==> 07-10 <==
## top
module top(
    input           clk,
    input           rst,
    input           enable,
    input           mode,
    input           valid, 
    input   [4:0]   id,
    input   [3:0]   gridX,
    input   [3:0]   gridY,
	output 	[11:0]	gray_addr,
	output			gray_ren,
	input	[7:0]	gray_rdata,
    output  [11:0]  lbp_addr,
    output          lbp_wen,
	output			lbp_ren,
    input   [7:0]   lbp_rdata,
	output	[7:0] 	lbp_wdata,
	output	[24:0]	theta,
	output			theta_valid,
	input	[24:0]	cos_data,
	input			cos_valid,
	input	[24:0]	sin_data,
	input			sin_valid,
	output			lbp_finish,
    output  [7:0]   id_addr,
    output  [4:0]   id_wdata,
    output          id_wen,
    output          id_ren,
    input   [4:0]   id_rdata,
    output  [20:0]  hist_addr_train,
    output  [7:0]   hist_wdata_train,
    output          hist_wen_train,
    output          hist_ren_train,
    input   [7:0]   hist_rdata_train,
    output  [13:0]  hist_addr_predict,
    output  [7:0]   hist_wdata_predict,
    output          hist_wen_predict,
    output          hist_ren_predict,
  ...
Settings: LEC_CHECK=0, ABC_AREA=1, CAP_MARGIN=0, CELL_PAD_IN_SITES_DETAIL_PLACEMENT=1, CELL_PAD_IN_SITES_GLOBAL_PLACEMENT=2, CORE_ASPECT_RATIO=0.99, CORE_MARGIN=2, CORE_UTILIZATION=17, CTS_CLUSTER_DIAMETER=98, CTS_CLUSTER_SIZE=11, GPL_ROUTABILITY_DRIVEN=0, MAX_ROUTING_LAYER=met4, MIN_ROUTING_LAYER=met1, PLACE_DENSITY_LB_ADDON=0.21, SETUP_SLACK_MARGIN=1.42, SLEW_MARGIN=20, TNS_END_PERCENT=40; clock period 7.7 ns.
run.sh (not shown) runs the stock make flow with config.mk's settings and CLKGATE_MAP_FILE=.
==> 10-26: changes against 07-10 <==
Settings changed: ABC_AREA 1 to default, CAP_MARGIN 0 to 10, CELL_PAD_IN_SITES_DETAIL_PLACEMENT 1 to default, CELL_PAD_IN_SITES_GLOBAL_PLACEMENT 2 to default, CORE_ASPECT_RATIO 0.99 to 0.71, CORE_UTILIZATION 17 to 27, CTS_CLUSTER_DIAMETER 98 to 274, CTS_CLUSTER_SIZE 11 to default, GPL_ROUTABILITY_DRIVEN 0 to default, MAX_ROUTING_LAYER met4 to default, SETUP_SLACK_MARGIN 1.42 to 0.39, TNS_END_PERCENT 40 to default.
==> flow/constraint.sdc (replaced) <==
create_clock -name core_clock -period 12.8 [get_ports {clk}]
set_input_delay 2.5600 -clock core_clock [delete_from_list [all_inputs] [get_ports {clk}]]
set_output_delay 2.5600 -clock core_clock [all_outputs]
set_load 0.01 [all_outputs]
==> 02-28: changes against 07-10 <==
Settings changed: CAP_MARGIN 0 to 35, CELL_PAD_IN_SITES_GLOBAL_PLACEMENT 2 to 0, CORE_ASPECT_RATIO 0.99 to default, GPL_ROUTABILITY_DRIVEN 0 to default, PLACE_DENSITY from default to 0.75, PLACE_DENSITY_LB_ADDON 0.21 to default.
==> flow/constraint.sdc (replaced) <==
create_clock -name core_clock -period 17.2 [get_ports {clk}]
set_input_delay 3.4400 -clock core_clock [delete_from_list [all_inputs] [get_ports {clk}]]
set_output_delay 3.4400 -clock core_clock [all_outputs]
set_load 0.01 [all_outputs]
==> notes <==
- Count of clock-buffer cells in the layout, lowest first: 10-26, 02-28, 07-10.
- Sequential power, highest first: 07-10, 10-26, 02-28.
- Synthesized cell count is the same in 07-10 and 02-28.
- Clock power: 02-28 < 10-26 < 07-10.
- Wire length, lowest first: 10-26, 02-28, 07-10.
- Global-route usage: 02-28 < 07-10 < 10-26.
- Sequential share of layout area, lowest first: 07-10, 02-28, 10-26.
- 10-26 completed with no timing, DRC or antenna violations. 02-28 ran to the end with no violations. 07-10 completed and failed the layout checks on negative setup slack.
- In 10-26 the worst setup slack is worse than in 02-28, by 3100 ps.
- Combinational power, highest first: 07-10, 10-26, 02-28.
==> figures <==
Mux cell area share after synthesis: 10-26 0.851%; 07-10 0.0802%; 02-28 0.0802%
Post-CTS resize count: 10-26 0; 07-10 548; 02-28 0
Routing usage on met3: 10-26 3.18%; 07-10 0.695%; 02-28 5.35%
Chip area: 10-26 0.422 sq mm; 07-10 0.695 sq mm; 02-28 0.695 sq mm
Hold path startpoint: 10-26 M2.cur_state[2]$_DFF_PP0_; 07-10 M2.cur_state[2]$_DFF_PP0_; 02-28 M4.cur_state[2]$_DFF_PP0_
Detailed placer's ending HPWL: 10-26 304000 microns; 07-10 477000 microns; 02-28 422000 microns
Internal cell power: 10-26 5450 uW; 07-10 12200 uW; 02-28 3630 uW
Highest routed metal layer: 10-26 met5; 07-10 met4; 02-28 met4
Worst path depth: 10-26 28; 07-10 39; 02-28 36
Filler cells: 10-26 44400; 07-10 81400; 02-28 83200
Tap cells: 10-26 5527; 07-10 9150; 02-28 9180
Overall die height: 10-26 548 microns; 07-10 829 microns; 02-28 833 microns
Time the worst path needs with I/O delays and setup: 10-26 11190 ps; 07-10 8010 ps; 02-28 12480 ps
Length of routed wiring on met1: 10-26 195000 microns; 07-10 264000 microns; 02-28 172000 microns
LEAKAGE: 10-26 0.0590 uW; 07-10 0.0747 uW; 02-28 0.0653 uW
Outcome: 10-26 no timing/DRC/antenna violations; 07-10 complete, but fails checks; 02-28 no timing/DRC/antenna violations
Violated checks: 10-26 -; 07-10 negative setup slack; 02-28 -
Final wirelength: 10-26 380000 microns; 07-10 563000 microns; 02-28 540000 microns
Std-Cell Core Area: 10-26 0.414 sq mm; 07-10 0.687 sq mm; 02-28 0.685 sq mm
Power figures rest on the tool's default switching activity, not on a simulated workload.
